==> flow/design.v <==
module JAM (
input CLK,
input RST,
output reg [2:0] W,
output reg [2:0] J,
input [6:0] Cost,
output reg [3:0] MatchCount,
output reg [9:0] MinCost,
output reg Valid );
reg [5:0]state;
reg [2:0]num[0:7];
reg [4:0]ix;
reg [9:0]tempCost;
reg [4:0]changePoint;
reg [4:0]n;
reg [4:0]max_min_pos;
reg [4:0]max_min_value;
always @(posedge CLK or posedge RST) 
begin
    if(RST)
    begin
		  W <= 0;
		  J <= 0;
		  Valid <= 0;
		  num[0] <= 0;
		  num[1] <= 1;
		  num[2] <= 2;
		  num[3] <= 3;
		  num[4] <= 4;
		  num[5] <= 5;
		  num[6] <= 6;
		  num[7] <= 7;
		  state <= 0;
		  ix <= 1;
		  tempCost <= 0;
		  MatchCount <= 0;
		  MinCost <= 1023;
		  changePoint <= 0;
		  n <= 10;
		  max_min_pos <= 0;
		  max_min_value <= 10;
    end
    else 
    begin
		case(state)
			5'd0:
			begin
				if(ix > 8)
				begin
					if(tempCost < MinCost)
					begin
						MatchCount <= 1;
						MinCost <= tempCost;
					end
					else if(tempCost == MinCost)
					begin
						MatchCount <= MatchCount + 1;
					end
					ix <= 1;
					tempCost <= 0;
					state <= 1;
				end
				else if(ix == 8)
				begin
					tempCost <= tempCost + Cost;
					ix <= ix + 1;
				end
				else
				begin
					tempCost <= tempCost + Cost;
					W <= ix;
					J <= num[ix];
					ix <= ix + 1;
				end
			end
			5'd1:
			begin
				if(num[7] > num[6])
				begin
					num[6] <= num[7];
					num[7] <= num[6];
					state <= 0;
					W <= 0;
					J <= num[0];
				end
				else if(num[6] > num[5])
				begin
					 if(num[7] > num[5] && num[7] < num[6])
					 begin
						num[7] <= num[6];
						num[5] <= num[7];
						num[6] <= num[5];
						state <= 0;
						W <= 0;
						J <= num[0];
					 end
					 else
					 begin
						num[5] <= num[6];
						num[6] <= num[7];
						num[7] <= num[5];
						state <= 0;
						W <= 0;
						J <= num[0];
					 end
				end
				else if(num[5] > num[4])
				begin
						if(num[6] < num[4] && ((num[7] < num[4]) || num[5] < num[7]) )
						begin
							num[4] <= num[5];
							num[5] <= num[7];
							num[7] <= num[4];
						end
						else if(num[6] > num[4] && num[5] > num[6] && num[7] < num[4])
						begin
							num[4] <= num[6];
							num[5] <= num[7];
							num[6] <= num[4];
							num[7] <= num[5];
						end
						else if(num[7] > num[4] && num[7] < num[6] && num[7] < num[5])
						begin
							num[4] <= num[7];
							num[5] <= num[4];
							num[7] <= num[5];
						end
						state <= 0;
						W <= 0;
						J <= num[0];
				end
				else if(num[4] > num[3])
				begin
					changePoint <= 3;
					state <= 2;
					n <= 4;
				end
				else if(num[3] > num[2])
				begin
					changePoint <= 2;
					state <= 2;
					n <= 3;
				end
				else if(num[2] > num[1])
				begin
					changePoint <= 1;
					state <= 2;
					n <= 2;
				end
				else if(num[1] > num[0])
				begin
					changePoint <= 0;
					state <= 2;
					n <= 1;
				end
				else
					state <= 4;
			end
			5'd2:
			begin
				if(n >= 8)
				begin
					num[changePoint] <= num[max_min_pos];
					num[max_min_pos] <= num[changePoint];
					state <= 3;
					max_min_value <= 10;
				end
				else
				begin
					if(num[n] > num[changePoint] && num[n] < max_min_value)
					begin
						max_min_pos <= n;
						max_min_value <= num[n];
					end
					n <= n + 1;
				end
			end
			5'd3:
			begin
				if(changePoint == 4)
				begin
					num[5] <= num[7];
					num[7] <= num[5];
				end
				else if(changePoint == 3)
				begin
					num[4] <= num[7];
					num[5] <= num[6];
					num[6] <= num[5];
					num[7] <= num[4];
				end
				else if(changePoint == 2)
				begin
					num[3] <= num[7];
					num[4] <= num[6];
					num[6] <= num[4];
					num[7] <= num[3];
				end
				else if(changePoint == 1)
				begin
					num[2] <= num[7];
					num[3] <= num[6];
					num[4] <= num[5];
					num[5] <= num[4];
					num[6] <= num[3];
					num[7] <= num[2];
				end
				else if(changePoint == 0)
				begin
					num[1] <= num[7];
					num[2] <= num[6];
					num[3] <= num[5];
					num[5] <= num[3];
					num[6] <= num[2];
					num[7] <= num[1];
				end
					state <= 0;
					W <= 0;
					J <= num[0];
			end
			5'd4:
			begin
				Valid <= 1;
			end
		endcase
    end
end
endmodule
clock: 4.69 ns
lec_check: 0
abc_area: 1
cap_margin: 5
core_aspect_ratio: 0.9
core_margin: 2
core_utilization: 72
cts_cluster_diameter: 223
cts_cluster_size: 100
setup_slack_margin: 0.54
slew_margin: 20
tns_end_percent: 80
run.sh (not shown) runs the stock make flow with config.mk's settings and CLKGATE_MAP_FILE=.
==> next run, changes <==
==> flow/config.mk (replaced) <==
export PLATFORM = sky130hd
export DESIGN_NAME = JAM
export DESIGN_NICKNAME = JAM
export VERILOG_FILES = /design/flow/design.v
export SDC_FILE = /design/flow/constraint.sdc
export NUM_CORES = 4
export LEC_CHECK = 0
export ABC_AREA = 1
export CAP_MARGIN = 20
export CORE_MARGIN = 2
export CORE_UTILIZATION = 64
export CTS_CLUSTER_DIAMETER = 236
export CTS_CLUSTER_SIZE = 100
export PLACE_DENSITY = 0.95
export SLEW_MARGIN = 20
==> flow/constraint.sdc (replaced) <==
create_clock -name core_clock -period 8.0 [get_ports {CLK}]
set_input_delay 1.6000 -clock core_clock [delete_from_list [all_inputs] [get_ports {CLK}]]
set_output_delay 1.6000 -clock core_clock [all_outputs]
set_load 0.01 [all_outputs]
Outcome: Worst setup slack gets better by 3200 ps; non-clock buffer count went up by 1; cell area climbs by about 1.2%; hold slack is worse by 16 ps; routed wire length fell by 7.0%; maximum frequency goes down by 3.7%.
==> next run, changes <==
==> flow/config.mk (replaced) <==
export PLATFORM = sky130hd
export DESIGN_NAME = JAM
export DESIGN_NICKNAME = JAM
export VERILOG_FILES = /design/flow/design.v
export SDC_FILE = /design/flow/constraint.sdc
export NUM_CORES = 4
export LEC_CHECK = 0
export CAP_MARGIN = 20
export CELL_PAD_IN_SITES_GLOBAL_PLACEMENT = 2
export CORE_ASPECT_RATIO = 1.04
export CORE_MARGIN = 2
export CORE_UTILIZATION = 40
export CTS_CLUSTER_DIAMETER = 392
export CTS_CLUSTER_SIZE = 99
export PLACE_DENSITY_LB_ADDON = 0.3
export SETUP_SLACK_MARGIN = -0.78
export SLEW_MARGIN = 20
After rerunning: The changed run went through all stages and came out clean; core utilization goes down by 26 points; wire length is higher by 4.7%; non-clock buffer count goes up by 3; setup slack degrades by 680 ps.
==> next run, changes <==
==> flow/config.mk (replaced) <==
export PLATFORM = sky130hd
export DESIGN_NAME = JAM
export DESIGN_NICKNAME = JAM
export VERILOG_FILES = /design/flow/design.v
export SDC_FILE = /design/flow/constraint.sdc
export NUM_CORES = 4
export LEC_CHECK = 0
export CAP_MARGIN = 20
export CORE_MARGIN = 2
export CORE_UTILIZATION = 40
export CTS_CLUSTER_DIAMETER = 400
export CTS_CLUSTER_SIZE = 100
export SETUP_SLACK_MARGIN = 2.3
export SLEW_MARGIN = 20
The changed run ran to the end with no violations.
Final cell count goes down by about 0.47%.
Die area hardly moves.
Routed wire length goes down by 7.9%.
Hold slack degrades by 4.1 ps.
Sequential power stays flat.
Setup slack improves by 230 ps.

---

## build 92
Starts from the design.v that is shown in full above.
clock: 8.0 ns
lec_check: 0
cap_margin: 20
core_margin: 2
core_utilization: 64
cts_cluster_diameter: 396
cts_cluster_size: 100
slew_margin: 20
Build 92 went all the way through the flow, and no timing, DRC or antenna check failed.
Setup changes, build 92 to build 57
--- a/flow/config.mk
+++ b/flow/config.mk
@@ -8,0 +9 @@
+export CELL_PAD_IN_SITES_DETAIL_PLACEMENT = 1
@@ -10,3 +11,3 @@
-export CORE_UTILIZATION = 64
-export CTS_CLUSTER_DIAMETER = 396
-export CTS_CLUSTER_SIZE = 100
+export CORE_UTILIZATION = 40
+export GPL_TIMING_DRIVEN = 0
+export SETUP_SLACK_MARGIN = -0.79
Notes after the runs:
Build 57 ran to completion and came out clean on the timing, design-rule and antenna checks.
Changes observed in build 57 relative to build 92: setup slack of the critical path after layout has decreased, final critical-path share of the clock period shows an increase of 5.8 points, detailed-route vias per instance has decreased, register fraction of the total cell area lower.
### build 57 -> build 1
--- a/flow/config.mk
+++ b/flow/config.mk
@@ -9 +9,2 @@
-export CELL_PAD_IN_SITES_DETAIL_PLACEMENT = 1
+export CELL_PAD_IN_SITES_GLOBAL_PLACEMENT = 2
+export CORE_ASPECT_RATIO = 1.04
@@ -12,2 +13,4 @@
-export GPL_TIMING_DRIVEN = 0
-export SETUP_SLACK_MARGIN = -0.79
+export CTS_CLUSTER_DIAMETER = 236
+export CTS_CLUSTER_SIZE = 99
+export PLACE_DENSITY_LB_ADDON = 0.3
+export SETUP_SLACK_MARGIN = 2.37
@@ -14,0 +18 @@
+export TNS_END_PERCENT = 10
==> comparison <==
- Comparing build 1 against build 57, there is no change at all in count of H-tree levels built during CTS.
- Compared with build 57, in build 1 relative contribution of the clock network to total power went down 4.4 points, global-route wire length before repair went down about 10%.
> inputs changed (build 1 -> build 91)
--- a/flow/config.mk
+++ b/flow/config.mk
@@ -10 +10 @@
-export CORE_ASPECT_RATIO = 1.04
+export CORE_ASPECT_RATIO = 0.5
@@ -13 +13 @@
-export CTS_CLUSTER_DIAMETER = 236
+export CTS_CLUSTER_DIAMETER = 194
@@ -16 +16 @@
-export SETUP_SLACK_MARGIN = 2.37
+export SETUP_SLACK_MARGIN = -0.78
@@ -18 +18 @@
-export TNS_END_PERCENT = 10
+export TNS_END_PERCENT = 30
==> comparison <==
- The slew at the pin closest to its max-slew limit of build 91 is higher than that of build 1.
- Total wire length: build 1 vs build 91 — no meaningful difference
- Overall power after layout ended up 5.5% higher on build 91 than on build 1.
- Static power due to leakage essentially unchanged between build 91 and build 1.
- | growth of design area from synthesis to finish | higher: build 91 |
- [build 91 vs build 1] clock tree cell share of total cell area: higher in build 91
- Diff build 1..build 91 | sequential share of layout area | negligible
### build 91 -> build 28
--- a/flow/config.mk
+++ b/flow/config.mk
@@ -10 +10 @@
-export CORE_ASPECT_RATIO = 0.5
+export CORE_ASPECT_RATIO = 1.04
@@ -13 +13 @@
-export CTS_CLUSTER_DIAMETER = 194
+export CTS_CLUSTER_DIAMETER = 367
@@ -16 +15,0 @@
-export SETUP_SLACK_MARGIN = -0.78
@@ -18 +17 @@
-export TNS_END_PERCENT = 30
+export TNS_END_PERCENT = 25
### Flow results
Setup skew after layout: build 28 better than build 91. Of build 91 and build 28, the lower global-route usage belongs to build 28. On routed wire length, build 91 and build 28 are basically level. Internal reg-to-reg setup slack across build 91 and build 28: no real change. Cmp build 28 vs build 91: sum of met3 wire segment lengths after detailed routing lower in build 28. The routed via count divided by cell count was comparable across build 91 and build 28. The shortest period the worst path allows in build 28 was lower than what build 91 gave. Diff build 91 -> build 28 | first-pass GRT wire length | down slightly. Note that the internal power recorded for build 91 amounts to 1.07 times the value seen in build 28. [build 28 vs build 91] share of total power in the clock network: lower in build 28. Build 28 vs build 91: worst setup slack up in build 28.

---

## sierra
// JAM: RTL as listed in full above, without the edits since
==> flow/config.mk <==
export PLATFORM = sky130hd
export DESIGN_NAME = JAM
export DESIGN_NICKNAME = JAM
export VERILOG_FILES = /design/flow/design.v
export SDC_FILE = /design/flow/constraint.sdc
export NUM_CORES = 4
export LEC_CHECK = 0
export ABC_AREA = 1
export CAP_MARGIN = 20
export CORE_ASPECT_RATIO = 1.33
export CORE_MARGIN = 2
export CORE_UTILIZATION = 72
export CTS_CLUSTER_DIAMETER = 345
export CTS_CLUSTER_SIZE = 10
export PLACE_DENSITY = 0.42
export SLEW_MARGIN = 20
==> flow/constraint.sdc <==
create_clock -name core_clock -period 2.56 [get_ports {CLK}]
set_input_delay 0.5120 -clock core_clock [delete_from_list [all_inputs] [get_ports {CLK}]]
set_output_delay 0.5120 -clock core_clock [all_outputs]
set_load 0.01 [all_outputs]
[sierra] flow finished | final checks: failed | reasons: setup timing
## Diff of input files: quartz against sierra
==> flow/config.mk <==
export PLATFORM = sky130hd
export DESIGN_NAME = JAM
export DESIGN_NICKNAME = JAM
export VERILOG_FILES = /design/flow/design.v
export SDC_FILE = /design/flow/constraint.sdc
export NUM_CORES = 4
export LEC_CHECK = 0
export CAP_MARGIN = 20
export CORE_MARGIN = 2
export CORE_UTILIZATION = 65
export SLEW_MARGIN = 20
==> flow/constraint.sdc <==
create_clock -name core_clock -period 4.03 [get_ports {CLK}]
set_input_delay 0.8060 -clock core_clock [delete_from_list [all_inputs] [get_ports {CLK}]]
set_output_delay 0.8060 -clock core_clock [all_outputs]
set_load 0.01 [all_outputs]
Results
quartz completed; timing, DRC and antenna clean
Highest metal layer with signal wires = met5: sierra; highest metal layer with signal wires = met4: quartz
The global-route wire length before repair number comes out lower for quartz vs sierra.
Number of synthesized flops with an enable pin came out exactly the same in sierra and quartz.
In the reports for sierra and quartz, the larger slack of the worst reg-to-reg path belongs to quartz.
The higher number of rows in the core area came out of sierra.
Compared to sierra, the router laid down less metal wire for quartz.
Relative to sierra, synthesis area per yosys has decreased by 380 µm² in quartz.
Total design power (quartz / sierra): 0.61
Summary of quartz over sierra: final standard cell utilization of the core now sits lower, leakage power now sits lower.
For indigo, these inputs were changed with respect to quartz:
-- flow/config.mk --
<<< quartz, line 6
export NUM_CORES = 4
export LEC_CHECK = 0
export CAP_MARGIN = 20
export CORE_MARGIN = 2
export CORE_UTILIZATION = 65
export SLEW_MARGIN = 20
>>> indigo, line 6
export NUM_CORES = 4
export LEC_CHECK = 0
export ABC_AREA = 1
export CAP_MARGIN = 20
export CORE_MARGIN = 2
export CORE_UTILIZATION = 58
export SLEW_MARGIN = 20
==> flow/constraint.sdc <==
create_clock -name core_clock -period 2.63 [get_ports {CLK}]
set_input_delay 0.5260 -clock core_clock [delete_from_list [all_inputs] [get_ports {CLK}]]
set_output_delay 0.5260 -clock core_clock [all_outputs]
set_load 0.01 [all_outputs]
## What came out
- [diff] global-route wire length before repair, indigo relative to quartz: regression
- Summary — post-route clock skew, indigo relative to quartz: lower, by 0.0055 ns.
- Against quartz, indigo reports a sequential share of the synthesized area that is lower.
- Share of total power in combinational logic: indigo and quartz compared, higher one is quartz
- Summary: with quartz as the reference, number of instances in the synthesized netlist in indigo moved up by more than a quarter.
- indigo does worse than quartz on post-synthesis cell area.
- Design area sits higher in indigo than in quartz.
- On static leakage power, quartz beats indigo.
- Summary of indigo over quartz: number of well taps now larger; final cell utilization of the core now sits lower.
Edits applied to the flow inputs when going from indigo to cedar:
==> flow/config.mk <==
export PLATFORM = sky130hd
export DESIGN_NAME = JAM
export DESIGN_NICKNAME = JAM
export VERILOG_FILES = /design/flow/design.v
export SDC_FILE = /design/flow/constraint.sdc
export NUM_CORES = 4
export LEC_CHECK = 0
export CAP_MARGIN = 20
export CORE_MARGIN = 2
export CORE_UTILIZATION = 40
export SLEW_MARGIN = 20
==> flow/constraint.sdc <==
create_clock -name core_clock -period 3.72 [get_ports {CLK}]
set_input_delay 0.7440 -clock core_clock [delete_from_list [all_inputs] [get_ports {CLK}]]
set_output_delay 0.7440 -clock core_clock [all_outputs]
set_load 0.01 [all_outputs]
[summary]
Compared to indigo, cedar has met2 track demand over resource in global routing 16 points lower.
Taking cedar as 1.0, indigo lands at 1.06 on routed wire length.
Area: cedar vs indigo -> cedar smaller
cedar ended up with a lower overall power consumption than indigo did.

---

RTL: the design.v shown in full above, as it stands there.
Settings: LEC_CHECK=0, CAP_MARGIN=20, CORE_MARGIN=2, CORE_UTILIZATION=40, SETUP_SLACK_MARGIN=0.32, SLEW_MARGIN=20; clock period 3.72 ns.
Rerun with:
CELL_PAD_IN_SITES_DETAIL_PLACEMENT = 2   (was not set)
GPL_ROUTABILITY_DRIVEN = 0   (was not set)
GPL_TIMING_DRIVEN = 0   (was not set)
SETUP_SLACK_MARGIN = not set   (was 0.32)
clock period = 8.0 ns   (was 3.72 ns; I/O delays follow)
Non-clock buffer count came out higher by 17.
Clock-buffer cell count is unchanged.
Via count came out higher by 16%.
Wire length came out higher by 50%.
Flip-flop count does not change.
Rerun with:
ABC_AREA = 1   (was not set)
CAP_MARGIN = 25   (was 20)
CTS_CLUSTER_SIZE = 67   (was not set)
HOLD_SLACK_MARGIN = 0.13   (was not set)
PLACE_DENSITY = 0.55   (was not set)
SLEW_MARGIN = 25   (was 20)
What happened: The changed run produced a clean layout. Combinational power came out higher by about 6%. Cell count came out higher by 21%. Critical path depth came out higher by 3. Count of clock-buffer cells in the layout came out higher by 3.
Rerun with:
CAP_MARGIN = 20   (was 25)
CELL_PAD_IN_SITES_DETAIL_PLACEMENT = not set   (was 2)
CORE_UTILIZATION = 64   (was 40)
CTS_CLUSTER_DIAMETER = 194   (was not set)
CTS_CLUSTER_SIZE = 100   (was 67)
GPL_ROUTABILITY_DRIVEN = not set   (was 0)
GPL_TIMING_DRIVEN = not set   (was 0)
HOLD_SLACK_MARGIN = not set   (was 0.13)
PLACE_DENSITY = not set   (was 0.55)
SLEW_MARGIN = 20   (was 25)
TNS_END_PERCENT = 5   (was not set)
The new run ran to the end with no violations.
Worst setup slack is better by 1.2 ns.
Global-route usage goes down by 6.6 points.
First-iteration DRC count goes down by 0.56%.
Rerun with:
CTS_CLUSTER_DIAMETER = 191   (was 194)
TNS_END_PERCENT = not set   (was 5)
Effect: First-iteration DRC count is unchanged. Total power is unchanged. Combinational power barely changes. Count of clock-buffer cells in the layout is unchanged. Final cell count is unchanged. Clock skew is unchanged. Setup slack does not change. Global-route usage is unchanged.
Rerun with:
CTS_CLUSTER_DIAMETER = 219   (was 191)
SETUP_SLACK_MARGIN = 1.88   (was not set)
Effect: Die size is unchanged; critical path depth is unchanged; global-route usage is unchanged.
No activity file was given, so power comes from the tool's default toggle rates.
